### config.mk
export PLATFORM = sky130hd
export DESIGN_NAME = thresholding
export DESIGN_NICKNAME = thresholding
export VERILOG_FILES = /design/flow/design.v
export SDC_FILE = /design/flow/constraint.sdc
export NUM_CORES = 4
export LEC_CHECK = 0
export CAP_MARGIN = 25
export CELL_PAD_IN_SITES_DETAIL_PLACEMENT = 1
export CORE_ASPECT_RATIO = 1.43
export CORE_MARGIN = 7
export CORE_UTILIZATION = 55
export CTS_CLUSTER_DIAMETER = 293
export CTS_CLUSTER_SIZE = 91
export GPL_ROUTABILITY_DRIVEN = 0
export HOLD_SLACK_MARGIN = -0.04
export MIN_ROUTING_LAYER = met2
export PLACE_DENSITY_LB_ADDON = 0.26
export SETUP_SLACK_MARGIN = -0.89
export SLEW_MARGIN = 25
export TNS_END_PERCENT = 45
### constraint.sdc
create_clock -name core_clock -period 14.0 [get_ports {clk}]
set_input_delay 2.8000 -clock core_clock [delete_from_list [all_inputs] [get_ports {clk}]]
set_output_delay 2.8000 -clock core_clock [all_outputs]
set_load 0.01 [all_outputs]
### design.v
`timescale 1ns / 1ps
module thresholding(
    input wire clk, reset, enable,
    input wire signed [11 : 0] sig,
    output reg signed [11 : 0] y,
    output reg done,
    output reg [11 : 0] id
    );
parameter N = 2048, W = 13, threshold = 84, MEAN = 958;
localparam IDLE = 1'b0,
           WAIT = 2'b1,
           WORKING = 1'b1;
reg signed [11 : 0] d [0 : W - 1];  
reg signed [11 : 0] th;
reg signed [16 : 0] sum;
reg signed [11 : 0] curr_avg;
wire signed [11 : 0] din_curr_avg;
wire signed [16 : 0] din_sum;
reg state;
wire signed [11 : 0] mean;
wire signed [11 : 0] sig_diff;
assign din_curr_avg = din_sum/W;
assign mean = MEAN;
assign sig_diff = sig - mean;
assign din_sum = (sum + sig_diff - d[W - 1]);
integer i, j;
always @ (posedge clk)
begin
    if(reset) begin
        for(i = 0; i < W; i = i + 1) begin
            d[i] <= 12'b0;
        end
        sum <= 17'b0;
        curr_avg <= 12'b0;
        th <= threshold;
        state <= IDLE;
        done <= 1'b0;
        id <= 12'b0;
    end
    else begin
        case(state)
        IDLE: begin
            if(enable == 1'b1) begin
                state <= WORKING;
                id <= 12'b111111111111;
            end
            done <= 1'b0;
        end
        WORKING: begin
            sum <= din_sum;
            curr_avg <= din_curr_avg;
            for(j = 1; j < W; j = j + 1) begin
                d[j] <= d[j - 1];
            end
            d[0] <= sig_diff;
            if(sig_diff >= th + curr_avg) begin
                y <= sig_diff;
            end
            else begin
                y <= 12'b0;
            end
            done <= 1'b1;
            id = id + 1;
            if(id == 2047)
                state <= IDLE;
        end
        endcase
    end
end
endmodule
### run.sh
#!/bin/bash
# the make line also repeats each setting of config.mk as NAME=value (left out here)
make -C /OpenROAD-flow-scripts/flow DESIGN_CONFIG=/design/flow/config.mk WORK_HOME=/design/flow/orfs CLKGATE_MAP_FILE= finish
==> flow_summary.yaml, run 1 <==
# generated from flow reports
outcome:
  status: "stopped before the end"
  haltStage: "5_1_grt"
  firstError: "[ERROR GRT-0116] Global routing finished with congestion. Check the congestion regions in the DRC Viewer."
logic_synthesis:
  most_common_cell: "nor2_1"
  ys_chip_area_sq_um: 13330
  ys_seq_elements: 211
  synth_top_area_share_pct: 29.89
  ys_sh_adder_pct: 6.290
  ys_cells: 1533
  syn-instance-count: 1533
  synth_nets: 1603
  synth_cell_types: 109
  synthArstFlopShare_pct: 0
  synth_warnings: 2
  synth_area_sq_um: 13330
  syn_area_per_cell_sq_um: 8.693
  synth_area_leader_cell: "dfxtp_1"
  area_leaders: "dfxtp_1 30%, mux2i_1 14%, nor2_1 7.2%, ha_1 3.7%, edfxtp_1 2.7%"
  ys_top_cells_by_count: "256 x nor2_1, 199 x dfxtp_1, 180 x mux2i_1"
  ys_seq_share_pct: 32.60
  yosys.area_share.simple_pct: 17.69
  topCombFamilyByArea: "AND-OR/OR-AND gates"
  ys_sh_mux_pct: 14.03
  ff_type: "dfxtp_1"
  synth-xor-area-share_pct: 4.976
  synth-edff-count: 12
  ys_sh_aoi_pct: 19.55
clock_tree:
  cts.hold.buffers_added: 0
  cts.sinks: 211
  htreeDepth: 1
  ctsLongestPathBuffers: 3
  cts_made_buffers: 6
  cts_root_buf: "clkbuf_16"
placed_design:
  port_buffers: 39
  place_hpwl_mm: 39.73
floorplanning:
  pin_count: 40
  die.size.y_microns: 200.1
  die.size.x_microns: 144.2
  die-area_sq_um: 28850
  fp_util_pct: 55.54
  core_sq_um: 23990
  row_count: 68
global_route:
  grt_use_total_pct: 82.98
  grt_overflow: 269
==> per-layer routing <==
layer	track usage [%]	overflow
met5	76.99	19
met3	91.94	109
met1	-	-
met4	67.11	57
met2	84.80	84
==> repair_timing <==
item | CTS
endpoints found under the setup margin | 12
setup buffers | 7
cloned | 0
pin swaps | 9
gates resized | 50
==> through the flow <==
step	setup WS [ps]	setup TNS [ps]	area, sq um	instances
floorplan	161.4	0	13330	1533
global placement	-408.1	-2207	15620	2049
detailed placement	-1704	-16730	15620	2049
CTS	-868.7	-6730	16140	2064
==> run 2: changes to the inputs <==
- CAP_MARGIN: 25 -> 15
- CELL_PAD_IN_SITES_DETAIL_PLACEMENT: 1 -> unset
- CORE_ASPECT_RATIO: 1.43 -> 1.11
- CORE_MARGIN: 7 -> 2
- CORE_UTILIZATION: 55 -> 72
- CTS_CLUSTER_DIAMETER: 293 -> 389
- CTS_CLUSTER_SIZE: 91 -> 34
- GPL_ROUTABILITY_DRIVEN: 0 -> unset
- HOLD_SLACK_MARGIN: -0.04 -> 0.29
- MAX_ROUTING_LAYER: unset -> met5
- MIN_ROUTING_LAYER: met2 -> met1
- PLACE_DENSITY_LB_ADDON: 0.26 -> 0.0
- SETUP_SLACK_MARGIN: -0.89 -> unset
- SLEW_MARGIN: 25 -> 35
- TNS_END_PERCENT: 45 -> 15
- clock period: 14.0 -> 12.6 ns (I/O delays scaled with it)
==> flow_summary.yaml, run 2 <==
# generated from flow reports
placed_design:
  dp_slack_ps: -1687
  place_hpwl_mm: 30.91
  routabilityCongestion: 0.9396
  port_buffers: 39
logic_synthesis:
  ff_type: "dfxtp_1"
  synth-xor-area-share_pct: 4.976
  synth_top_area_share_pct: 29.89
  syn-instance-count: 1533
  yosys.area_share.simple_pct: 17.69
  ys_sh_adder_pct: 6.290
  synth_nets: 1603
  synthArstFlopShare_pct: 0
  ys_seq_share_pct: 32.60
  most_common_cell: "nor2_1"
  topCombFamilyByArea: "AND-OR/OR-AND gates"
  synth_warnings: 2
  ys_chip_area_sq_um: 13330
  ys_sh_aoi_pct: 19.55
  syn_area_per_cell_sq_um: 8.693
  area_leaders: "dfxtp_1 30%, mux2i_1 14%, nor2_1 7.2%, ha_1 3.7%, edfxtp_1 2.7%"
  ys_top_cells_by_count: "256 x nor2_1, 199 x dfxtp_1, 180 x mux2i_1"
  synth_area_sq_um: 13330
  synth_area_leader_cell: "dfxtp_1"
  ys_seq_elements: 211
  synth-edff-count: 12
  synth_cell_types: 109
  ys_cells: 1533
  ys_sh_mux_pct: 14.03
floorplanning:
  die-area_sq_um: 19610
  pin_count: 40
  row_count: 52
  die.size.y_microns: 147.3
  die.size.x_microns: 133.1
  core_sq_um: 18220
  fp_util_pct: 73.15
outcome:
  haltStage: "4_1_cts"
  status: "stopped before the end"
  firstError: "[ERROR DPL-0033] detailed placement checks failed during check placement."
run 2: through the flow:
step                cell area (sq um)  util (%)  setup TNS (ps)  std cells
floorplan                       13590         -           -2623       1533
global placement                16190     88.87          -11620       2035
detailed placement              16190     88.89          -16700       2035
==> run 3: changes to the inputs <==
- ABC_AREA: unset -> 1
- CAP_MARGIN: 15 -> 40
- CORE_ASPECT_RATIO: 1.11 -> unset
- CTS_CLUSTER_DIAMETER: 389 -> 219
- CTS_CLUSTER_SIZE: 34 -> 97
- HOLD_SLACK_MARGIN: 0.29 -> unset
- MAX_ROUTING_LAYER: met5 -> unset
- MIN_ROUTING_LAYER: met1 -> unset
- PLACE_DENSITY: unset -> 0.4
- PLACE_DENSITY_LB_ADDON: 0.0 -> unset
- SETUP_SLACK_MARGIN: unset -> -0.46
- SLEW_MARGIN: 35 -> 20
- TNS_END_PERCENT: 15 -> 10
- clock period: 12.6 -> 8.7 ns (I/O delays scaled with it)
==> flow_summary.yaml, run 3 <==
# generated from flow reports
floorplanning:
  pin_count: 40
  die.size.y_microns: 133.9
  die.size.x_microns: 133.9
  core_sq_um: 16520
  die-area_sq_um: 17940
  row_count: 47
  fp_util_pct: 73.57
logic_synthesis:
  synth_area_leader_cell: "dfxtp_1"
  ff_type: "dfxtp_1"
  ys_chip_area_sq_um: 12160
  ys_top_cells_by_count: "348 x nor2_1, 275 x nand2_1, 238 x inv_1"
  synthArstFlopShare_pct: 0
  topCombFamilyByArea: "simple AND/OR/NAND/NOR gates"
  yosys.area_share.simple_pct: 31.09
  synth-xor-area-share_pct: 3.242
  ys_sh_adder_pct: 6.648
  ys_seq_share_pct: 35.73
  synth_nets: 1849
  synth_cell_types: 51
  ys_sh_mux_pct: 0
  area_leaders: "dfxtp_1 33%, nor2_1 11%, nand2_1 8.5%, inv_1 7.3%, o21ai_0 7.3%"
  synth_warnings: 2
  synth-edff-count: 12
  syn_area_per_cell_sq_um: 6.834
  synth_area_sq_um: 12160
  ys_seq_elements: 211
  syn-instance-count: 1779
  ys_sh_aoi_pct: 13.15
  ys_cells: 1779
  most_common_cell: "nor2_1"
  synth_top_area_share_pct: 32.77
outcome:
  firstError: "[ERROR GRT-0232] Routing congestion too high. Check the congestion heatmap in the GUI."
  status: "stopped before the end"
  haltStage: "5_1_grt"
placed_design:
  dp_slack_ps: -3605
  port_buffers: 39
  routabilityCongestion: 0.9785
  place_hpwl_mm: 22.32
clock_tree:
  ctsLongestPathBuffers: 3
  cts_root_buf: "clkbuf_16"
  cts_made_buffers: 6
  htreeDepth: 1
  cts.sinks: 211
  cts.hold.buffers_added: 0
global_route:
  grt_use_total_pct: 74.27
  grt_overflow: 8
-- run 3: stage by stage --
stage	hold slack, ps	area [sq um]	instances	utilization (%)
2_1_floorplan	445.3	12250	1779	-
3_3_place_gp	454.3	14090	2160	85.29
3_5_place_dp	466.9	14160	2163	85.67
4_1_cts	278.0	14760	2187	89.34
-- run 3: routing by layer --
metal / GRT overflow / global-route usage [%]
met5: 0 / 33.33
met4: 5 / 68.91
met3: 0 / 63.23
met2: 3 / 90.66
met1: 0 / 73.20
-- run 3: what timing repair did --
item                       in CTS
gates resized                  70
setup buffers                  17
pin swaps                      43
setup endpoints to repair      12
==> run 4: changes to the inputs <==
- ABC_AREA: 1 -> unset
- CAP_MARGIN: 40 -> 20
- CORE_UTILIZATION: 72 -> 40
- CTS_CLUSTER_DIAMETER: 219 -> unset
- CTS_CLUSTER_SIZE: 97 -> unset
- PLACE_DENSITY: 0.4 -> unset
- SETUP_SLACK_MARGIN: -0.46 -> unset
- TNS_END_PERCENT: 10 -> unset
- clock period: 8.7 -> 11.9 ns (I/O delays scaled with it)
==> flow_summary.yaml, run 4 <==
# implementation run metrics
outcome:
  status: "complete, but fails checks"
  violations: "setup timing"
floorplanning:
  die.size.y_microns: 186.5
  die-area_sq_um: 34790
  core_sq_um: 32700
  fp_util_pct: 40.75
  row_count: 66
  pin_count: 40
  die.size.x_microns: 186.5
global_route:
  grt_overflow: 0
  grt_pass1_wl_mm: 60.80
  grt_use_total_pct: 20.62
  grt_max_degree: 124
  grt_pass1_vias: 12080
  antenna_found_initial: 2
logic_synthesis:
  ys_cells: 1533
  synth-edff-count: 12
  synthArstFlopShare_pct: 0
  ff_type: "dfxtp_1"
  synth_cell_types: 109
  yosys.area_share.simple_pct: 17.69
  synth-xor-area-share_pct: 4.976
  most_common_cell: "nor2_1"
  syn-instance-count: 1533
  syn_area_per_cell_sq_um: 8.693
  ys_chip_area_sq_um: 13330
  synth_area_leader_cell: "dfxtp_1"
  ys_sh_adder_pct: 6.290
  synth_nets: 1603
  synth_area_sq_um: 13330
  ys_seq_share_pct: 32.60
  synth_top_area_share_pct: 29.89
  ys_top_cells_by_count: "256 x nor2_1, 199 x dfxtp_1, 180 x mux2i_1"
  ys_sh_mux_pct: 14.03
  topCombFamilyByArea: "AND-OR/OR-AND gates"
  ys_sh_aoi_pct: 19.55
  area_leaders: "dfxtp_1 30%, mux2i_1 14%, nor2_1 7.2%, ha_1 3.7%, edfxtp_1 2.7%"
  ys_seq_elements: 211
  synth_warnings: 2
placed_design:
  place_hpwl_mm: 26.47
  routabilityCongestion: 0.8691
  port_buffers: 39
  dp_slack_ps: -2027
  place_area_sq_um: 16550
clock_tree:
  clk_latency_ps: 510
  cts.sinks: 211
  htreeDepth: 1
  cts_root_buf: "clkbuf_16"
  cts_tree: "yes"
  cts_made_buffers: 23
  clk_pin_slew_worst_paths_ps: 60
  ctsLongestPathBuffers: 3
final_timing:
  finalCritPeriodShare_pct: 105.7
  finalHoldViolCount: 0
  setup_viol: 12
  maxSlewViolCount: 0
  finalCriticalPeriod_ps: 12580
  clock_skew_ps: 11.08
  fin_ws_ps: -681.1
  slew_headroom_pct: 22.09
  rsz0062_at_grt: "true"
  max_freq_mhz: 79.48
  worstMarginPinSlew_ps: 1160
  holdWs_ps: 465.4
min_path:
  worstHoldPathCells: 1
  hold_start: "state$_SDFF_PP0_"
  hold_path_class: "reg2reg"
  holdPathEnd: "d[0][3]$_SDFFE_PP0P_"
drt:
  drc_errors: 0
  initialDrtViolationCount: 754
  wl_mm: 37.80
  drt-pass1-iter-count: 5
  drt-vias-per-instance: 5.294
  ant_nets: 0
  avgRoutedWirePerCell_microns: 16.04
  num_vias: 12470
worst_setup_path:
  r2r_end: "curr_avg[10]$_SDFFE_PP0P_"
  worstSetupEndpointType: "flip-flop"
  rrSetupSlack_ps: 1240
  critPathLaunch: "sig[1]"
  crit_path_end: "curr_avg[10]$_SDFFE_PP0P_"
  cp-start-kind: "primary input"
  worstPathRequired_ps: 12270
  path_max_fanout: 8
  crit_family: "AND-OR/OR-AND gates"
  crit_arrival_ps: 12950
  slowest_delay_ps: 530
  r2r-start: "sum[1]$_SDFFE_PP0P_"
  reg2reg_depth: 55
  cp.depth: 60
  criticalPathCategory: "in2reg"
  slowest_stage: "fa_1"
  path_buffers: 18
  crit_top_cell: "buf_6"
layout:
  fin_area_sq_um: 19010
  comb_area_sq_um: 9644
  nets: 1968
  fillCellCount: 2857
  seq_area_sq_um: 4348
  area_growth_pct: 42.63
job:
  openroad.warnings: 35
  max_cap_viol_count: 0
==> run 4: through the flow <==
stage / TNS, ps / util [%] / instances
floorplan: -6607 / - / 1533
global placement: -19190 / 50.60 / 2237
detailed placement: -21220 / 50.60 / 2237
CTS: -5423 / 56.04 / 2321
global route: -11170 / 58.12 / 2355
finish: -5806 / 58.12 / 2356
==> run 4: layout make-up <==
type,count,share of cell area (%)
sequential,211,22.88
antenna,1,0.01317
clock buffer,30,3.436
inverter,75,1.481
clock inverter,10,0.5464
timing repair buffer,426,18.00
multi-input combinational,1161,50.74
tap,442,2.910
==> run 4: timing repair <==
| item | in CTS | in global routing |
|---|---|---|
| resized | 161 | 81 |
| setup endpoints to repair | 12 | 12 |
| pin swaps | 69 | 63 |
| setup buffers | 44 | 34 |
| hold buffers | 0 | 0 |
==> run 4: per-layer routing <==
| metal | up-vias | share of wire (%) | global-route usage [%] |
|---|---|---|---|
| met5 | - | 0.034 | 0 |
| met3 | 44 | 3.6 | 2.746 |
| met4 | 2 | 1.6 | 4.060 |
| met1 | 5962 | 47 | 28.50 |
| li1 | 6280 | - | - |
| met2 | 184 | 48 | 34.57 |
==> run 5: changes to the inputs <==
- ABC_AREA: unset -> 1
- CORE_UTILIZATION: 40 -> 66
- CTS_CLUSTER_SIZE: unset -> 87
- SETUP_SLACK_MARGIN: unset -> -0.32
- TNS_END_PERCENT: unset -> 5
- clock period: 11.9 -> 12.1 ns (I/O delays scaled with it)
==> flow_summary.yaml, run 5 <==
# implementation run metrics
drt:
  num_vias: 12430
  drt-vias-per-instance: 5.639
  drc_errors: 0
  wl_mm: 34.42
  drt-pass1-iter-count: 7
  diodes: 0
  avgRoutedWirePerCell_microns: 15.61
  initialDrtViolationCount: 1002
  ant_nets: 0
global_route:
  grt_max_degree: 136
  grt_pass1_wl_mm: 50.09
  grt_pass1_vias: 11060
  grt_overflow: 0
  grt_use_total_pct: 30.04
  antenna_found_initial: 0
worst_setup_path:
  path_max_fanout: 8
  r2r_end: "curr_avg[4]$_SDFFE_PP0P_"
  crit_family: "simple AND/OR/NAND/NOR gates"
  r2r-start: "sum[1]$_SDFFE_PP0P_"
  critPathLaunch: "sig[1]"
  worstPathRequired_ps: 12490
  crit_top_cell: "nand2_2"
  crit_path_end: "curr_avg[4]$_SDFFE_PP0P_"
  cp.depth: 90
  worstSetupEndpointType: "flip-flop"
  cp-start-kind: "primary input"
  path_buffers: 10
  crit_arrival_ps: 12750
  rrSetupSlack_ps: 1960
  reg2reg_depth: 83
  slowest_stage: "fa_1"
  criticalPathCategory: "in2reg"
  slowest_delay_ps: 530
logic_synthesis:
  synth_warnings: 2
  syn_area_per_cell_sq_um: 6.834
  ys_chip_area_sq_um: 12160
  ys_sh_adder_pct: 6.648
  synth_area_leader_cell: "dfxtp_1"
  most_common_cell: "nor2_1"
  ys_sh_mux_pct: 0
  syn-instance-count: 1779
  synthArstFlopShare_pct: 0
  synth-edff-count: 12
  synth-xor-area-share_pct: 3.242
  yosys.area_share.simple_pct: 31.09
  ys_seq_elements: 211
  topCombFamilyByArea: "simple AND/OR/NAND/NOR gates"
  synth_nets: 1849
  area_leaders: "dfxtp_1 33%, nor2_1 11%, nand2_1 8.5%, inv_1 7.3%, o21ai_0 7.3%"
  ys_top_cells_by_count: "348 x nor2_1, 275 x nand2_1, 238 x inv_1"
  synth_cell_types: 51
  ys_seq_share_pct: 35.73
  synth_area_sq_um: 12160
  ff_type: "dfxtp_1"
  ys_cells: 1779
  ys_sh_aoi_pct: 13.15
  synth_top_area_share_pct: 32.77
job:
  max_cap_viol_count: 0
  openroad.warnings: 35
min_path:
  worstHoldPathCells: 2
  hold_path_class: "reg2reg"
  holdPathEnd: "d[10][6]$_SDFFE_PP0P_"
  hold_start: "d[9][6]$_SDFFE_PP0P_"
layout:
  fillCellCount: 984
  nets: 2030
  fin_area_sq_um: 15690
  area_growth_pct: 29.04
placed_design:
  port_buffers: 39
  place_hpwl_mm: 20.75
  routabilityCongestion: 0.9713
  place_area_sq_um: 13760
  dp_slack_ps: -1142
final_timing:
  finalCriticalPeriod_ps: 12370
  finalCritPeriodShare_pct: 102.2
  fin_ws_ps: -265.2
  finalHoldViolCount: 0
  maxSlewViolCount: 0
  max_freq_mhz: 80.87
  worstMarginPinSlew_ps: 1137
  slew_headroom_pct: 23.92
  clock_skew_ps: 22.98
  holdWs_ps: 469.8
  setup_viol: 10
outcome:
  status: "complete, but fails checks"
  violations: "setup timing"
clock_tree:
  cts_root_buf: "clkbuf_16"
  clk_pin_slew_worst_paths_ps: 60
  htreeDepth: 1
  cts.sinks: 211
  ctsLongestPathBuffers: 3
  cts_made_buffers: 22
  clk_latency_ps: 530
  cts_tree: "yes"
floorplanning:
  die.size.y_microns: 139.7
  core_sq_um: 18020
  die.size.x_microns: 139.7
  pin_count: 40
  die-area_sq_um: 19520
  row_count: 49
  fp_util_pct: 67.45
-- run 5: final cells by class --
class                           count  area, sq um  share of cell area, %
Tap cell                          229        286.5                  1.826
Inverter                          258        978.4                  6.237
Multi-Input combinational cell   1243         7536                  48.03
Sequential cell                   211         4348                  27.71
Timing Repair Buffer              224         1790                  11.41
Clock buffer                       33        674.4                  4.299
Clock inverter                      7        75.07                 0.4785
-- run 5: what timing repair did --
action	CTS	global route
endpoints found under the hold margin	0	0
setup buffers	9	22
hold buffers	0	0
setup endpoints to repair	11	12
resized	41	199
pin swaps	23	104
-- run 5: layer usage --
| metal | GRT usage [%] | wire, microns | vias up |
|---|---|---|---|
| li1 | - | - | 5992 |
| met1 | 38.42 | 13580 | 5768 |
| met2 | 51.91 | 16740 | 518 |
| met3 | 3.923 | 2161 | 155 |
| met4 | 11.37 | 1939 | 0 |
| met5 | 0 | 0 | - |
-- run 5: per-stage QoR --
step                std cells  util, %  setup TNS (ps)
finish                   2205    87.04           -1354
global route             2205    87.04           -9714
CTS                      2186    81.96           -1904
detailed placement       2137    76.33          -10670
global placement         2137    76.33           -5595
floorplan                1779        -               0
==> run 6: changes to the inputs <==
- ABC_AREA: 1 -> unset
- CAP_MARGIN: 20 -> 35
- CORE_UTILIZATION: 66 -> 72
- CTS_CLUSTER_DIAMETER: unset -> 340
- CTS_CLUSTER_SIZE: 87 -> 99
- PLACE_DENSITY_LB_ADDON: unset -> 0.09
- SETUP_SLACK_MARGIN: -0.32 -> unset
- TNS_END_PERCENT: 5 -> unset
- clock period: 12.1 -> 7.66 ns (I/O delays scaled with it)
==> flow_summary.yaml, run 6 <==
# generated from flow reports
outcome:
  status: "stopped before the end"
  firstError: "[ERROR GRT-0232] Routing congestion too high. Check the congestion heatmap in the GUI."
  haltStage: "5_1_grt"
logic_synthesis:
  synthArstFlopShare_pct: 0
  synth_area_leader_cell: "dfxtp_1"
  ys_seq_share_pct: 32.60
  ys_seq_elements: 211
  synth_warnings: 2
  syn_area_per_cell_sq_um: 8.693
  synth_nets: 1603
  ys_chip_area_sq_um: 13330
  synth-xor-area-share_pct: 4.976
  yosys.area_share.simple_pct: 17.69
  synth_top_area_share_pct: 29.89
  ys_cells: 1533
  most_common_cell: "nor2_1"
  synth_area_sq_um: 13330
  area_leaders: "dfxtp_1 30%, mux2i_1 14%, nor2_1 7.2%, ha_1 3.7%, edfxtp_1 2.7%"
  ys_top_cells_by_count: "256 x nor2_1, 199 x dfxtp_1, 180 x mux2i_1"
  ys_sh_mux_pct: 14.03
  ff_type: "dfxtp_1"
  synth_cell_types: 109
  ys_sh_aoi_pct: 19.55
  synth-edff-count: 12
  topCombFamilyByArea: "AND-OR/OR-AND gates"
  syn-instance-count: 1533
  ys_sh_adder_pct: 6.290
global_route:
  grt_overflow: 960
  grt_use_total_pct: 88.74
clock_tree:
  cts_made_buffers: 6
  cts.sinks: 211
  cts.hold.buffers_added: 0
  ctsLongestPathBuffers: 3
  htreeDepth: 1
  cts_root_buf: "clkbuf_16"
floorplanning:
  row_count: 49
  core_sq_um: 18090
  pin_count: 40
  fp_util_pct: 73.68
  die.size.y_microns: 140.1
  die.size.x_microns: 140.1
  die-area_sq_um: 19610
placed_design:
  place_hpwl_mm: 30.63
  place_inst: 2015
  routabilityCongestion: 0.9411
  port_buffers: 39
==> run 6: per-layer routing <==
| metal | track usage, % | GRT overflow |
|---|---|---|
| met1 | 83.26 | 10 |
| met2 | 115.0 | 719 |
| met3 | 66.32 | 12 |
| met4 | 97.66 | 219 |
| met5 | 20.05 | 0 |
==> run 6: repair_timing <==
| item | CTS |
|---|---|
| endpoints found under the hold margin | 0 |
| resized | 143 |
| setup endpoints to repair | 12 |
| setup buffers | 54 |
| pin swaps | 70 |
==> run 6: per-stage QoR <==
stage	hold WS [ps]	worst slack, ps	TNS, ps	area (sq um)
after CTS	363.3	-3950	-46040	17460
after detailed placement	484.9	-5664	-64740	16270
after global placement	471.3	-5039	-57870	16240
after floorplan	456.0	-4266	-47310	13680
==> run 7: changes to the inputs <==
- CAP_MARGIN: 35 -> 20
- CELL_PAD_IN_SITES_DETAIL_PLACEMENT: unset -> 0
- CELL_PAD_IN_SITES_GLOBAL_PLACEMENT: unset -> 0
- CORE_ASPECT_RATIO: unset -> 0.65
- CORE_UTILIZATION: 72 -> 67
- CTS_CLUSTER_DIAMETER: 340 -> unset
- CTS_CLUSTER_SIZE: 99 -> 65
- GPL_TIMING_DRIVEN: unset -> 1
- MAX_ROUTING_LAYER: unset -> met5
- PLACE_DENSITY_LB_ADDON: 0.09 -> 0.1
- SLEW_MARGIN: 20 -> 40
- clock period: 7.66 -> 21.4 ns (I/O delays scaled with it)
==> flow_summary.yaml, run 7 <==
# implementation run metrics
min_path:
  hold_path_class: "reg2reg"
  holdPathEnd: "d[6][11]$_SDFFE_PP0P_"
  hold_start: "d[5][11]$_SDFFE_PP0P_"
  worstHoldPathCells: 2
clock_tree:
  clk_pin_slew_worst_paths_ps: 60
  cts_root_buf: "clkbuf_16"
  cts_made_buffers: 20
  clk_latency_ps: 500
  cts.hold.buffers_added: 0
  cts_resized: 0
  ctsLongestPathBuffers: 3
  postCtsSetupRepairBufs: 0
  cts.sinks: 211
  cts_tree: "yes"
  htreeDepth: 1
logic_synthesis:
  syn_area_per_cell_sq_um: 8.693
  ys_cells: 1533
  synth_nets: 1603
  synth_top_area_share_pct: 29.89
  most_common_cell: "nor2_1"
  ys_sh_mux_pct: 14.03
  ff_type: "dfxtp_1"
  ys_top_cells_by_count: "256 x nor2_1, 199 x dfxtp_1, 180 x mux2i_1"
  ys_chip_area_sq_um: 13330
  area_leaders: "dfxtp_1 30%, mux2i_1 14%, nor2_1 7.2%, ha_1 3.7%, edfxtp_1 2.7%"
  syn-instance-count: 1533
  ys_seq_elements: 211
  synth-edff-count: 12
  ys_sh_aoi_pct: 19.55
  synth_cell_types: 109
  synth_warnings: 2
  synth_area_leader_cell: "dfxtp_1"
  ys_sh_adder_pct: 6.290
  ys_seq_share_pct: 32.60
  synthArstFlopShare_pct: 0
  synth_area_sq_um: 13330
  yosys.area_share.simple_pct: 17.69
  topCombFamilyByArea: "AND-OR/OR-AND gates"
  synth-xor-area-share_pct: 4.976
worst_setup_path:
  cp.depth: 50
  reg2reg_depth: 49
  rrSetupSlack_ps: 8200
  r2r-start: "sum[1]$_SDFFE_PP0P_"
  path_buffers: 6
  worstPathRequired_ps: 21760
  criticalPathCategory: "in2reg"
  path_max_fanout: 23
  crit_family: "AND-OR/OR-AND gates"
  slowest_stage: "a2bb2oi_2"
  slowest_delay_ps: 620
  crit_top_cell: "ha_1"
  cp-start-kind: "primary input"
  worstSetupEndpointType: "flip-flop"
  crit_path_end: "curr_avg[4]$_SDFFE_PP0P_"
  critPathLaunch: "sig[1]"
  crit_arrival_ps: 18470
  r2r_end: "curr_avg[4]$_SDFFE_PP0P_"
floorplanning:
  pin_count: 40
  row_count: 41
  die.size.y_microns: 117.7
  core_sq_um: 19440
  fp_util_pct: 68.54
  die.size.x_microns: 178.9
  die-area_sq_um: 21060
layout:
  nets: 1593
  fin_util_pct: 74.55
  area_growth_pct: 8.760
drt:
  avgRoutedWirePerCell_microns: 18.03
  drt-pass1-iter-count: 5
  diodes: 0
  num_vias: 11370
  wl_mm: 32.36
  ant_nets: 0
  drc_errors: 0
  drt-vias-per-instance: 6.331
  initialDrtViolationCount: 1207
outcome:
  status: "complete, no violations"
placed_design:
  dp_slack_ps: 3208
  routabilityCongestion: 0.9684
  port_buffers: 39
  place_hpwl_mm: 23.01
global_route:
  grt_use_total_pct: 30.44
  grt_pass1_vias: 10310
  grt_pass1_wl_mm: 53.01
  grt_max_degree: 111
  antenna_found_initial: 0
  grt_overflow: 0
final_timing:
  max_freq_mhz: 55.21
  finalCriticalPeriod_ps: 18110
  setup_viol: 0
  rsz0062_at_grt: "false"
  fin_ws_ps: 3289
  finalHoldViolCount: 0
  slew_headroom_pct: 44.01
  finalCritPeriodShare_pct: 84.63
  worstMarginPinSlew_ps: 837.1
  setup_tns_ps: 0
  holdWs_ps: 490.4
  clock_skew_ps: 16.70
  maxSlewViolCount: 0
job:
  max_cap_viol_count: 0
  openroad.warnings: 31
[run 7: final cells by class]
cell class / count / area (sq um)
multi-input combinational: 1161 / 8369
fill: 1376 / 4949
sequential: 211 / 4348
timing repair buffer: 54 / 553.0
clock buffer: 27 / 546.8
tap: 258 / 322.8
inverter: 75 / 281.5
clock inverter: 9 / 72.57
[run 7: metrics by stage]
step,cells,instance area (sq um)
6_report,1795,14490
3_3_place_gp,1756,13780
3_5_place_dp,1759,13860
5_1_grt,1795,14490
2_1_floorplan,1533,13330
4_1_cts,1795,14480
[run 7: routing by layer]
layer | GRT usage, % | up-vias | part of all wire (%) | wire [microns]
met4 | 6.707 | 0 | 2.5 | 805
met5 | 0 | - | 0 | 0
met1 | 45.76 | 5321 | 48 | 15540
met3 | 6.944 | 70 | 8.5 | 2760
met2 | 44.16 | 438 | 41 | 13250
li1 | - | 5536 | - | -
==> run 8: changes to the inputs <==
- CELL_PAD_IN_SITES_DETAIL_PLACEMENT: 0 -> unset
- CELL_PAD_IN_SITES_GLOBAL_PLACEMENT: 0 -> unset
- CORE_ASPECT_RATIO: 0.65 -> unset
- CORE_UTILIZATION: 67 -> 59
- CTS_CLUSTER_SIZE: 65 -> unset
- GPL_TIMING_DRIVEN: 1 -> unset
- MAX_ROUTING_LAYER: met5 -> unset
- PLACE_DENSITY_LB_ADDON: 0.1 -> unset
- SETUP_SLACK_MARGIN: unset -> 2.63
- SLEW_MARGIN: 40 -> 20
- clock period: 21.4 -> 9.62 ns (I/O delays scaled with it)
==> flow_summary.yaml, run 8 <==
# implementation run metrics
drt:
  wl_mm: 40.03
  ant_nets: 0
  drt-pass1-iter-count: 6
  avgRoutedWirePerCell_microns: 18.28
  drt-vias-per-instance: 5.970
  initialDrtViolationCount: 944
  diodes: 0
  drc_errors: 0
  num_vias: 13080
final_timing:
  finalCritPeriodShare_pct: 129.3
  fin_ws_ps: -2815
  max_freq_mhz: 80.42
  maxSlewViolCount: 0
  finalCriticalPeriod_ps: 12440
  setup_viol: 12
  holdWs_ps: 482.7
  worstMarginPinSlew_ps: 993.1
  rsz0062_at_grt: "true"
  finalHoldViolCount: 0
  clock_skew_ps: 20.58
  slew_headroom_pct: 33.79
logic_synthesis:
  syn_area_per_cell_sq_um: 8.693
  synth-xor-area-share_pct: 4.976
  ys_sh_adder_pct: 6.290
  synth_area_leader_cell: "dfxtp_1"
  area_leaders: "dfxtp_1 30%, mux2i_1 14%, nor2_1 7.2%, ha_1 3.7%, edfxtp_1 2.7%"
  ff_type: "dfxtp_1"
  synth_cell_types: 109
  synthArstFlopShare_pct: 0
  ys_sh_aoi_pct: 19.55
  topCombFamilyByArea: "AND-OR/OR-AND gates"
  synth_warnings: 2
  syn-instance-count: 1533
  ys_top_cells_by_count: "256 x nor2_1, 199 x dfxtp_1, 180 x mux2i_1"
  most_common_cell: "nor2_1"
  synth-edff-count: 12
  yosys.area_share.simple_pct: 17.69
  ys_chip_area_sq_um: 13330
  ys_seq_elements: 211
  ys_seq_share_pct: 32.60
  synth_top_area_share_pct: 29.89
  synth_area_sq_um: 13330
  ys_cells: 1533
  synth_nets: 1603
  ys_sh_mux_pct: 14.03
clock_tree:
  cts_root_buf: "clkbuf_16"
  cts.hold.buffers_added: 0
  htreeDepth: 1
  cts_made_buffers: 20
  cts.sinks: 211
  cts_tree: "yes"
  clk_latency_ps: 500
  clk_pin_slew_worst_paths_ps: 60
  ctsLongestPathBuffers: 3
worst_setup_path:
  cp.depth: 55
  crit_family: "AND-OR/OR-AND gates"
  worstSetupEndpointType: "flip-flop"
  critPathLaunch: "sig[1]"
  rrSetupSlack_ps: -1270
  reg2reg_depth: 52
  worstPathRequired_ps: 9960
  crit_path_end: "curr_avg[4]$_SDFFE_PP0P_"
  cp-start-kind: "primary input"
  path_buffers: 11
  crit_arrival_ps: 12770
  slowest_delay_ps: 560
  criticalPathCategory: "in2reg"
  r2r_end: "curr_avg[4]$_SDFFE_PP0P_"
  r2r-start: "sum[1]$_SDFFE_PP0P_"
  path_max_fanout: 8
  slowest_stage: "fa_1"
layout:
  nets: 1966
  fin_util_pct: 85.13
  fillCellCount: 1249
  area_growth_pct: 40.70
  finalNonFillerCells: 2190
  fin_area_sq_um: 18750
  seq_area_sq_um: 4348
  comb_area_sq_um: 9612
floorplanning:
  core_sq_um: 22030
  die.size.x_microns: 154.3
  fp_util_pct: 60.50
  pin_count: 40
  die.size.y_microns: 154.3
  die-area_sq_um: 23810
  row_count: 54
placed_design:
  routabilityCongestion: 0.9348
  place_area_sq_um: 16410
  place_hpwl_mm: 26.03
  place_inst: 2082
  port_buffers: 39
min_path:
  holdPathEnd: "d[0][4]$_SDFFE_PP0P_"
  worstHoldPathCells: 2
  hold_path_class: "reg2reg"
  hold_start: "d[0][4]$_SDFFE_PP0P_"
global_route:
  grt_use_total_pct: 32.35
  antenna_found_initial: 0
  grt_pass1_vias: 12930
  grt_pass1_wl_mm: 64.14
  grt_max_degree: 101
  grt_overflow: 0
outcome:
  status: "complete, but fails checks"
  violations: "setup timing"
job:
  openroad.warnings: 36
  max_cap_viol_count: 0
run 8: stage by stage:
step | setup WS [ps] | setup TNS (ps)
2_1_floorplan | -2698 | -28490
3_3_place_gp | -3500 | -39270
3_5_place_dp | -3812 | -42880
4_1_cts | -2505 | -27680
5_1_grt | -3353 | -37630
6_report | -2815 | -31680
run 8: final cells by class:
type                            instances  share of cell area, %
Clock buffer                           25                  3.043
Clock inverter                         11                 0.4938
Inverter                               75                  1.501
Multi-Input combinational cell       1161                  51.26
Sequential cell                       211                  23.19
Tap cell                              280                  1.868
Timing Repair Buffer                  427                  18.64
run 8: metal layers:
layer,GRT usage (%),up-vias,routed length (microns),share of wire [%]
met5,0,-,0,0
met3,4.259,129,1733,4.3
met2,56.35,386,19520,49
met4,11.07,0,1490,3.7
met1,41.53,6289,17280,43
li1,-,6271,-,-
run 8: timing repair:
action,CTS,global route
endpoints found under the setup margin,12,12
hold endpoints to repair,0,0
pin swaps,87,34
buffers inserted,57,14
resized,185,66
==> run 9: changes to the inputs <==
- ABC_AREA: unset -> 1
- CAP_MARGIN: 20 -> 0
- CORE_ASPECT_RATIO: unset -> 0.89
- CORE_UTILIZATION: 59 -> 72
- CTS_CLUSTER_DIAMETER: unset -> 308
- CTS_CLUSTER_SIZE: unset -> 60
- HOLD_SLACK_MARGIN: unset -> 0.3
- MAX_ROUTING_LAYER: unset -> met4
- MIN_ROUTING_LAYER: unset -> met1
- PLACE_DENSITY_LB_ADDON: unset -> 0.2
- SETUP_SLACK_MARGIN: 2.63 -> -0.6
- SLEW_MARGIN: 20 -> 35
- TNS_END_PERCENT: unset -> 5
- clock period: 9.62 -> 10.4 ns (I/O delays scaled with it)
==> flow_summary.yaml, run 9 <==
# generated from flow reports
logic_synthesis:
  synthArstFlopShare_pct: 0
  ys_seq_share_pct: 35.73
  synth_area_sq_um: 12160
  area_leaders: "dfxtp_1 33%, nor2_1 11%, nand2_1 8.5%, inv_1 7.3%, o21ai_0 7.3%"
  ys_chip_area_sq_um: 12160
  topCombFamilyByArea: "simple AND/OR/NAND/NOR gates"
  synth-edff-count: 12
  synth_nets: 1849
  ys_top_cells_by_count: "348 x nor2_1, 275 x nand2_1, 238 x inv_1"
  synth_warnings: 2
  synth-xor-area-share_pct: 3.242
  most_common_cell: "nor2_1"
  synth_top_area_share_pct: 32.77
  ys_sh_mux_pct: 0
  synth_cell_types: 51
  ys_sh_adder_pct: 6.648
  yosys.area_share.simple_pct: 31.09
  ys_sh_aoi_pct: 13.15
  ff_type: "dfxtp_1"
  syn_area_per_cell_sq_um: 6.834
  synth_area_leader_cell: "dfxtp_1"
  ys_cells: 1779
  ys_seq_elements: 211
  syn-instance-count: 1779
floorplanning:
  core_sq_um: 16410
  row_count: 44
  pin_count: 40
  die.size.y_microns: 126.6
  fp_util_pct: 74.11
  die.size.x_microns: 141.7
  die-area_sq_um: 17940
clock_tree:
  cts.hold.buffers_added: 0
  cts.sinks: 211
  cts_root_buf: "clkbuf_16"
  htreeDepth: 1
  cts_made_buffers: 7
  ctsLongestPathBuffers: 3
outcome:
  haltStage: "5_1_grt"
  firstError: "[ERROR GRT-0232] Routing congestion too high. Check the congestion heatmap in the GUI."
  status: "stopped before the end"
global_route:
  grt_use_total_pct: 98.90
  grt_overflow: 1552
placed_design:
  port_buffers: 39
  dp_slack_ps: -2343
  routabilityCongestion: 0.9759
  place_hpwl_mm: 21.83
  place_area_sq_um: 13890
run 9: metal layers:
layer  global-route usage (%)  GRT overflow
met1                    87.10            25
met3                    67.69            15
met4                    108.5           300
met5                        -             -
met2                    131.8          1212
run 9: timing repair:
action | 4_1_cts
cloned | 1
buffers inserted | 42
setup endpoints to repair | 12
resized | 211
pin swaps | 117
run 9: per-stage QoR:
stage                     setup TNS [ps]  instances
after global placement            -18170       2119
after detailed placement          -25140       2119
after floorplan                    -5672       1779
after CTS                          -6811       2169
==> run 10: changes to the inputs <==
- ABC_AREA: 1 -> 0
- CAP_MARGIN: 0 -> 20
- CELL_PAD_IN_SITES_GLOBAL_PLACEMENT: unset -> 1
- CORE_ASPECT_RATIO: 0.89 -> unset
- CTS_CLUSTER_DIAMETER: 308 -> unset
- CTS_CLUSTER_SIZE: 60 -> 78
- GPL_TIMING_DRIVEN: unset -> 1
- HOLD_SLACK_MARGIN: 0.3 -> unset
- MAX_ROUTING_LAYER: met4 -> unset
- MIN_ROUTING_LAYER: met1 -> unset
- PLACE_DENSITY_LB_ADDON: 0.2 -> unset
- SETUP_SLACK_MARGIN: -0.6 -> unset
- SLEW_MARGIN: 35 -> 30
- TNS_END_PERCENT: 5 -> unset
- clock period: 10.4 -> 8.53 ns (I/O delays scaled with it)
==> flow_summary.yaml, run 10 <==
# generated from flow reports
logic_synthesis:
  synth-xor-area-share_pct: 4.976
  yosys.area_share.simple_pct: 17.69
  ys_cells: 1533
  ys_top_cells_by_count: "256 x nor2_1, 199 x dfxtp_1, 180 x mux2i_1"
  ys_seq_share_pct: 32.60
  synth_area_sq_um: 13330
  ys_seq_elements: 211
  synth_cell_types: 109
  ys_sh_mux_pct: 14.03
  synth_warnings: 2
  ff_type: "dfxtp_1"
  ys_sh_adder_pct: 6.290
  most_common_cell: "nor2_1"
  syn-instance-count: 1533
  ys_sh_aoi_pct: 19.55
  ys_chip_area_sq_um: 13330
  synth_top_area_share_pct: 29.89
  synth_nets: 1603
  topCombFamilyByArea: "AND-OR/OR-AND gates"
  area_leaders: "dfxtp_1 30%, mux2i_1 14%, nor2_1 7.2%, ha_1 3.7%, edfxtp_1 2.7%"
  synthArstFlopShare_pct: 0
  synth-edff-count: 12
  synth_area_leader_cell: "dfxtp_1"
  syn_area_per_cell_sq_um: 8.693
floorplanning:
  row_count: 49
  core_sq_um: 18090
  die-area_sq_um: 19610
  die.size.x_microns: 140.1
  die.size.y_microns: 140.1
  fp_util_pct: 73.68
outcome:
  haltStage: "3_1_place_gp_skip_io"
  status: "stopped before the end"
  firstError: "[ERROR GPL-0301] Utilization 108.916 % exceeds 100%."
==> run 11: changes to the inputs <==
- ABC_AREA: 0 -> unset
- CELL_PAD_IN_SITES_GLOBAL_PLACEMENT: 1 -> unset
- CORE_UTILIZATION: 72 -> 57
- CTS_CLUSTER_SIZE: 78 -> unset
- GPL_TIMING_DRIVEN: 1 -> unset
- SETUP_SLACK_MARGIN: unset -> 2.05
- SLEW_MARGIN: 30 -> 20
- clock period: 8.53 -> 6.94 ns (I/O delays scaled with it)
==> flow_summary.yaml, run 11 <==
# implementation run metrics
clock_tree:
  cts_root_buf: "clkbuf_16"
  ctsLongestPathBuffers: 3
  cts.sinks: 211
  clk_latency_ps: 510
  cts_made_buffers: 21
  htreeDepth: 1
  cts.hold.buffers_added: 0
  cts_tree: "yes"
  clk_pin_slew_worst_paths_ps: 70
worst_setup_path:
  path_buffers: 18
  worstPathRequired_ps: 7300
  r2r-start: "sum[1]$_SDFFE_PP0P_"
  path_max_fanout: 9
  r2r_end: "curr_avg[10]$_SDFFE_PP0P_"
  cp-start-kind: "primary input"
  worstSetupEndpointType: "flip-flop"
  criticalPathCategory: "in2reg"
  cp.depth: 58
  slowest_stage: "fa_1"
  crit_arrival_ps: 12110
  crit_top_cell: "buf_4"
  slowest_delay_ps: 440
  reg2reg_depth: 54
  crit_path_end: "curr_avg[10]$_SDFFE_PP0P_"
  crit_family: "AND-OR/OR-AND gates"
  rrSetupSlack_ps: -3990
  critPathLaunch: "sig[5]"
placed_design:
  place_area_sq_um: 16480
  place_hpwl_mm: 25.68
  routabilityCongestion: 0.8976
  dp_slack_ps: -5895
  port_buffers: 39
  place_inst: 2117
min_path:
  hold_start: "d[0][3]$_SDFFE_PP0P_"
  holdPathEnd: "d[0][3]$_SDFFE_PP0P_"
  worstHoldPathCells: 2
  hold_path_class: "reg2reg"
drt:
  ant_nets: 0
  initialDrtViolationCount: 842
  avgRoutedWirePerCell_microns: 17.42
  drc_errors: 0
  diodes: 0
  wl_mm: 38.89
  drt-pass1-iter-count: 8
  num_vias: 12960
  drt-vias-per-instance: 5.805
layout:
  area_growth_pct: 41.61
  fillCellCount: 1401
  fin_area_sq_um: 18870
  finalNonFillerCells: 2232
  nets: 1974
  fin_util_pct: 82.85
global_route:
  grt_max_degree: 137
  grt_overflow: 0
  grt_pass1_wl_mm: 59.44
  antenna_found_initial: 0
  grt_pass1_vias: 12140
  grt_use_total_pct: 29.16
logic_synthesis:
  synth_nets: 1603
  synthArstFlopShare_pct: 0
  synth_top_area_share_pct: 29.89
  most_common_cell: "nor2_1"
  synth_warnings: 2
  syn_area_per_cell_sq_um: 8.693
  area_leaders: "dfxtp_1 30%, mux2i_1 14%, nor2_1 7.2%, ha_1 3.7%, edfxtp_1 2.7%"
  ys_seq_elements: 211
  synth-edff-count: 12
  yosys.area_share.simple_pct: 17.69
  ys_sh_aoi_pct: 19.55
  synth_area_leader_cell: "dfxtp_1"
  syn-instance-count: 1533
  ys_sh_mux_pct: 14.03
  ys_seq_share_pct: 32.60
  ys_cells: 1533
  synth_area_sq_um: 13330
  ys_top_cells_by_count: "256 x nor2_1, 199 x dfxtp_1, 180 x mux2i_1"
  ys_chip_area_sq_um: 13330
  synth-xor-area-share_pct: 4.976
  ff_type: "dfxtp_1"
  synth_cell_types: 109
  ys_sh_adder_pct: 6.290
  topCombFamilyByArea: "AND-OR/OR-AND gates"
final_timing:
  max_freq_mhz: 85.09
  finalCriticalPeriod_ps: 11750
  clock_skew_ps: 22.00
  finalCritPeriodShare_pct: 169.3
  setup_viol: 12
  finalHoldViolCount: 0
  fin_ws_ps: -4812
  slew_headroom_pct: 39.52
  maxSlewViolCount: 0
  rsz0062_at_grt: "true"
  worstMarginPinSlew_ps: 907.2
  holdWs_ps: 485.6
job:
  max_cap_viol_count: 0
  openroad.warnings: 38
floorplanning:
  die.size.x_microns: 156.9
  die-area_sq_um: 24620
  fp_util_pct: 58.51
  row_count: 55
  pin_count: 40
  core_sq_um: 22780
  die.size.y_microns: 156.9
outcome:
  violations: "setup timing"
  status: "complete, but fails checks"
## run 11: area by class of cell
type                       count  area [sq um]  area share [%]
clock buffer                  28         603.1           3.196
inverter                      75         281.5           1.492
multi-input combinational   1161          9583           50.78
sequential                   211          4348           23.04
tap                          313         391.6           2.075
clock inverter                10         122.6          0.6497
timing repair buffer         434          3542           18.77
## run 11: stage by stage
stage | TNS, ps
3_5_place_dp | -67540
6_report | -55020
4_1_cts | -53030
5_1_grt | -60940
3_3_place_gp | -65040
2_1_floorplan | -54220
## run 11: repair_timing
item | in CTS | in global routing
gates resized | 116 | 128
pin swaps | 63 | 73
buffers inserted | 45 | 31
endpoints found under the setup margin | 13 | 12
hold endpoints to repair | 0 | 0
## run 11: metal layers
layer  up-vias  routed length (microns)  global-route usage (%)
met1      6302                    17550                   39.78
met4         0                      694                   6.291
met3        61                     1616                   3.634
met5         -                        0                       0
li1       6297                        -                       -
met2       297                    19030                   49.60
==> run 12: changes to the inputs <==
- ABC_AREA: unset -> 1
- CAP_MARGIN: 20 -> 0
- CORE_ASPECT_RATIO: unset -> 0.89
- CORE_UTILIZATION: 57 -> 72
- CTS_CLUSTER_DIAMETER: unset -> 308
- CTS_CLUSTER_SIZE: unset -> 60
- MAX_ROUTING_LAYER: unset -> met4
- MIN_ROUTING_LAYER: unset -> met1
- PLACE_DENSITY_LB_ADDON: unset -> 0.2
- SETUP_SLACK_MARGIN: 2.05 -> unset
- SLEW_MARGIN: 20 -> 35
- TNS_END_PERCENT: unset -> 5
- clock period: 6.94 -> 11.5 ns (I/O delays scaled with it)
==> flow_summary.yaml, run 12 <==
# generated from flow reports
outcome:
  status: "stopped before the end"
  haltStage: "5_1_grt"
  firstError: "[ERROR GRT-0232] Routing congestion too high. Check the congestion heatmap in the GUI."
logic_synthesis:
  syn_area_per_cell_sq_um: 6.834
  synth_top_area_share_pct: 32.77
  synthArstFlopShare_pct: 0
  synth_nets: 1849
  synth-xor-area-share_pct: 3.242
  ys_cells: 1779
  ys_chip_area_sq_um: 12160
  most_common_cell: "nor2_1"
  synth_warnings: 2
  ys_sh_mux_pct: 0
  ys_sh_aoi_pct: 13.15
  ff_type: "dfxtp_1"
  yosys.area_share.simple_pct: 31.09
  syn-instance-count: 1779
  ys_top_cells_by_count: "348 x nor2_1, 275 x nand2_1, 238 x inv_1"
  ys_seq_share_pct: 35.73
  topCombFamilyByArea: "simple AND/OR/NAND/NOR gates"
  synth-edff-count: 12
  synth_area_leader_cell: "dfxtp_1"
  area_leaders: "dfxtp_1 33%, nor2_1 11%, nand2_1 8.5%, inv_1 7.3%, o21ai_0 7.3%"
  synth_area_sq_um: 12160
  ys_sh_adder_pct: 6.648
  synth_cell_types: 51
  ys_seq_elements: 211
floorplanning:
  core_sq_um: 16410
  die.size.x_microns: 141.7
  die.size.y_microns: 126.6
  die-area_sq_um: 17940
  row_count: 44
  fp_util_pct: 74.11
  pin_count: 40
placed_design:
  routabilityCongestion: 0.9428
  place_inst: 2125
  dp_slack_ps: -1360
  port_buffers: 39
  place_hpwl_mm: 20.94
clock_tree:
  cts_made_buffers: 7
  cts_root_buf: "clkbuf_16"
  htreeDepth: 1
  cts.sinks: 211
  cts.hold.buffers_added: 0
  ctsLongestPathBuffers: 3
global_route:
  grt_use_total_pct: 100.0
  grt_overflow: 1520
## run 12: per-layer routing
| metal | GRT overflow | global-route usage (%) |
|---|---|---|
| met1 | 19 | 88.62 |
| met3 | 26 | 71.01 |
| met4 | 303 | 108.9 |
| met5 | - | - |
| met2 | 1172 | 131.2 |
## run 12: timing repair
action,4_1_cts
gates resized,169
buffers inserted,36
setup endpoints to repair,12
pin swaps,88
endpoints found under the hold margin,0
## run 12: through the flow
stage	hold WS [ps]	cell area, sq um
CTS	428.6	14900
detailed placement	468.1	13850
global placement	455.6	13840
floorplan	445.3	12200
==> run 13: changes to the inputs <==
- CAP_MARGIN: 0 -> 20
- CORE_ASPECT_RATIO: 0.89 -> unset
- CORE_UTILIZATION: 72 -> 70
- CTS_CLUSTER_DIAMETER: 308 -> unset
- CTS_CLUSTER_SIZE: 60 -> 75
- HOLD_SLACK_MARGIN: unset -> 0.29
- MAX_ROUTING_LAYER: met4 -> unset
- MIN_ROUTING_LAYER: met1 -> unset
- PLACE_DENSITY_LB_ADDON: 0.2 -> unset
- SETUP_SLACK_MARGIN: unset -> -0.72
- SLEW_MARGIN: 35 -> 20
- TNS_END_PERCENT: 5 -> unset
- clock period: 11.5 -> 12.8 ns (I/O delays scaled with it)
==> flow_summary.yaml, run 13 <==
# implementation run metrics
job:
  max_cap_viol_count: 0
  openroad.warnings: 35
worst_setup_path:
  criticalPathCategory: "in2reg"
  path_max_fanout: 6
  r2r_end: "curr_avg[8]$_SDFFE_PP0P_"
  cp.depth: 95
  critPathLaunch: "sig[1]"
  rrSetupSlack_ps: 2690
  crit_path_end: "curr_avg[8]$_SDFFE_PP0P_"
  slowest_delay_ps: 510
  cp-start-kind: "primary input"
  crit_arrival_ps: 13240
  crit_family: "simple AND/OR/NAND/NOR gates"
  reg2reg_depth: 86
  worstSetupEndpointType: "flip-flop"
  worstPathRequired_ps: 13200
  crit_top_cell: "nand2_2"
  r2r-start: "sum[1]$_SDFFE_PP0P_"
  path_buffers: 17
  slowest_stage: "fa_1"
logic_synthesis:
  ys_sh_mux_pct: 0
  ys_seq_share_pct: 35.73
  ys_cells: 1779
  area_leaders: "dfxtp_1 33%, nor2_1 11%, nand2_1 8.5%, inv_1 7.3%, o21ai_0 7.3%"
  synth_top_area_share_pct: 32.77
  ys_top_cells_by_count: "348 x nor2_1, 275 x nand2_1, 238 x inv_1"
  synth-xor-area-share_pct: 3.242
  syn_area_per_cell_sq_um: 6.834
  most_common_cell: "nor2_1"
  synthArstFlopShare_pct: 0
  ys_sh_aoi_pct: 13.15
  yosys.area_share.simple_pct: 31.09
  synth_warnings: 2
  synth-edff-count: 12
  synth_cell_types: 51
  ys_sh_adder_pct: 6.648
  synth_area_leader_cell: "dfxtp_1"
  ys_seq_elements: 211
  synth_area_sq_um: 12160
  ff_type: "dfxtp_1"
  ys_chip_area_sq_um: 12160
  syn-instance-count: 1779
  synth_nets: 1849
  topCombFamilyByArea: "simple AND/OR/NAND/NOR gates"
layout:
  fin_util_pct: 84.20
  finalNonFillerCells: 2120
  fin_area_sq_um: 14410
  area_growth_pct: 18.55
  fillCellCount: 1121
  nets: 1950
final_timing:
  finalCriticalPeriod_ps: 12840
  setup_tns_ps: -90.09
  worstMarginPinSlew_ps: 1017
  max_freq_mhz: 77.90
  setup_viol: 4
  slew_headroom_pct: 32.20
  finalHoldViolCount: 0
  finalCritPeriodShare_pct: 100.3
  clock_skew_ps: 29.36
  fin_ws_ps: -36.88
  maxSlewViolCount: 0
  holdWs_ps: 469.0
drt:
  routed.top_layer: "met4"
  met1_length_mm: 12.63
  initialDrtViolationCount: 861
  num_vias: 11730
  drt-pass1-iter-count: 6
  wl_met3_mm: 1.631
  ant_nets: 0
  drt-vias-per-instance: 5.533
  diodes: 0
  avgRoutedWirePerCell_microns: 14.27
  wl_mm: 30.24
  drc_errors: 0
  wl_met2_mm: 14.65
placed_design:
  place_inst: 2072
  dp_slack_ps: -708.0
  routabilityCongestion: 0.9875
  place_hpwl_mm: 20.06
  place_area_sq_um: 13300
  port_buffers: 39
clock_tree:
  cts.sinks: 211
  ctsLongestPathBuffers: 3
  htreeDepth: 1
  cts_root_buf: "clkbuf_16"
  cts.hold.buffers_added: 0
  clk_pin_slew_worst_paths_ps: 60
  cts_made_buffers: 21
  clk_latency_ps: 510
  cts_tree: "yes"
min_path:
  hold_path_class: "reg2reg"
  worstHoldPathCells: 2
  hold_start: "curr_avg[1]$_SDFFE_PP0P_"
  holdPathEnd: "curr_avg[1]$_SDFFE_PP0P_"
floorplanning:
  core_sq_um: 17120
  fp_util_pct: 71.03
  die.size.x_microns: 135.8
  die.size.y_microns: 135.8
  row_count: 48
  die-area_sq_um: 18440
  pin_count: 40
global_route:
  grt_pass1_wl_mm: 48.18
  antenna_found_initial: 0
  grt_overflow: 0
  grt_pass1_vias: 10730
  grt_use_total_pct: 31.52
  grt_max_degree: 143
outcome:
  violations: "setup timing"
  status: "complete, but fails checks"
run 13: routing by layer:
metal	GRT usage, %	up-vias
li1	-	5835
met1	39.54	5427
met2	54.60	371
met3	4.190	98
met4	13.19	0
met5	0	-
run 13: layout make-up:
class                           count  area, sq um  area share, %
Inverter                          258        979.7          6.797
Tap cell                          225        281.5          1.953
Sequential cell                   211         4348          30.17
Clock inverter                      8        100.1         0.6945
Timing Repair Buffer              145         1192          8.273
Multi-Input combinational cell   1243         6922          48.02
Clock buffer                       30        589.3          4.089
run 13: what timing repair did:
item,CTS,global route
setup buffers,0,10
hold endpoints to repair,0,0
setup endpoints to repair,0,12
gates resized,0,84
==> run 14: changes to the inputs <==
- CTS_CLUSTER_DIAMETER: unset -> 299
- CTS_CLUSTER_SIZE: 75 -> 24
- HOLD_SLACK_MARGIN: 0.29 -> unset
- SETUP_SLACK_MARGIN: -0.72 -> unset
- clock period: 12.8 -> 10.9 ns (I/O delays scaled with it)
==> flow_summary.yaml, run 14 <==
# generated from flow reports
outcome:
  status: "stopped before the end"
  haltStage: "5_1_grt"
logic_synthesis:
  syn_area_per_cell_sq_um: 6.834
  topCombFamilyByArea: "simple AND/OR/NAND/NOR gates"
  synth_nets: 1849
  area_leaders: "dfxtp_1 33%, nor2_1 11%, nand2_1 8.5%, inv_1 7.3%, o21ai_0 7.3%"
  synthArstFlopShare_pct: 0
  ys_sh_mux_pct: 0
  synth_area_sq_um: 12160
  syn-instance-count: 1779
  ys_chip_area_sq_um: 12160
  synth-edff-count: 12
  ys_seq_elements: 211
  ys_top_cells_by_count: "348 x nor2_1, 275 x nand2_1, 238 x inv_1"
  synth_warnings: 2
  synth_cell_types: 51
  ff_type: "dfxtp_1"
  synth-xor-area-share_pct: 3.242
  most_common_cell: "nor2_1"
  ys_cells: 1779
  ys_sh_aoi_pct: 13.15
  synth_area_leader_cell: "dfxtp_1"
  ys_seq_share_pct: 35.73
  synth_top_area_share_pct: 32.77
  yosys.area_share.simple_pct: 31.09
  ys_sh_adder_pct: 6.648
floorplanning:
  die.size.x_microns: 135.8
  core_sq_um: 17120
  row_count: 48
  die-area_sq_um: 18440
  pin_count: 40
  die.size.y_microns: 135.8
  fp_util_pct: 71.03
placed_design:
  place_hpwl_mm: 20.53
  port_buffers: 39
  place_area_sq_um: 14070
  routabilityCongestion: 0.9230
clock_tree:
  htreeDepth: 1
  cts_root_buf: "clkbuf_16"
  cts_made_buffers: 12
  ctsLongestPathBuffers: 3
  cts.hold.buffers_added: 0
  cts.sinks: 211
## run 14: metrics by stage
| step | std cells | hold slack [ps] | setup slack (ps) | setup TNS [ps] |
|---|---|---|---|---|
| floorplan | 1779 | 445.3 | -211.4 | -627.5 |
| global placement | 2139 | 457.0 | -1126 | -11490 |
| detailed placement | 2139 | 463.4 | -1583 | -16670 |
| CTS | 2184 | 480.2 | -457.6 | -3329 |
## run 14: what timing repair did
action                                  CTS
pin swaps                                91
gates cloned                              0
endpoints found under the hold margin     0
setup buffers                            29
resized                                 129
endpoints found under the setup margin   12
==> run 15: changes to the inputs <==
- ABC_AREA: 1 -> unset
- CAP_MARGIN: 20 -> 35
- CORE_UTILIZATION: 70 -> 68
- CTS_CLUSTER_DIAMETER: 299 -> 331
- CTS_CLUSTER_SIZE: 24 -> 98
- PLACE_DENSITY_LB_ADDON: unset -> 0.09
- clock period: 10.9 -> 7.66 ns (I/O delays scaled with it)
==> flow_summary.yaml, run 15 <==
# generated from flow reports
logic_synthesis:
  synth_nets: 1603
  ys_seq_share_pct: 32.60
  ff_type: "dfxtp_1"
  synthArstFlopShare_pct: 0
  synth_cell_types: 109
  synth_area_leader_cell: "dfxtp_1"
  synth_warnings: 2
  synth-edff-count: 12
  topCombFamilyByArea: "AND-OR/OR-AND gates"
  synth-xor-area-share_pct: 4.976
  synth_top_area_share_pct: 29.89
  ys_seq_elements: 211
  ys_sh_mux_pct: 14.03
  syn_area_per_cell_sq_um: 8.693
  yosys.area_share.simple_pct: 17.69
  most_common_cell: "nor2_1"
  syn-instance-count: 1533
  ys_sh_adder_pct: 6.290
  ys_chip_area_sq_um: 13330
  area_leaders: "dfxtp_1 30%, mux2i_1 14%, nor2_1 7.2%, ha_1 3.7%, edfxtp_1 2.7%"
  ys_sh_aoi_pct: 19.55
  ys_cells: 1533
  ys_top_cells_by_count: "256 x nor2_1, 199 x dfxtp_1, 180 x mux2i_1"
  synth_area_sq_um: 13330
placed_design:
  place_area_sq_um: 16430
  routabilityCongestion: 0.9364
  port_buffers: 39
  dp_slack_ps: -5397
  place_hpwl_mm: 27.63
clock_tree:
  cts.hold.buffers_added: 0
  ctsLongestPathBuffers: 3
  cts_root_buf: "clkbuf_16"
  cts.sinks: 211
  cts_made_buffers: 6
  htreeDepth: 1
outcome:
  status: "stopped before the end"
  firstError: "[ERROR GRT-0232] Routing congestion too high. Check the congestion heatmap in the GUI."
  haltStage: "5_1_grt"
global_route:
  grt_overflow: 182
  grt_use_total_pct: 75.85
floorplanning:
  die.size.y_microns: 144.0
  die.size.x_microns: 144.0
  fp_util_pct: 68.93
  pin_count: 40
  row_count: 51
  core_sq_um: 19330
  die-area_sq_um: 20730
## run 15: metal layers
metal | overflow | global-route usage (%)
met1 | 1 | 74.33
met5 | 0 | 19.05
met3 | 2 | 55.23
met4 | 80 | 81.53
met2 | 99 | 96.19
## run 15: metrics by stage
stage | hold WS [ps] | cells
after floorplan | 456.0 | 1533
after detailed placement | 480.8 | 2072
after global placement | 471.4 | 2072
after CTS | 353.8 | 2131
## run 15: what timing repair did
item,4_1_cts
gates resized,166
setup endpoints to repair,12
cloned,2
pin swaps,86
buffers inserted,50
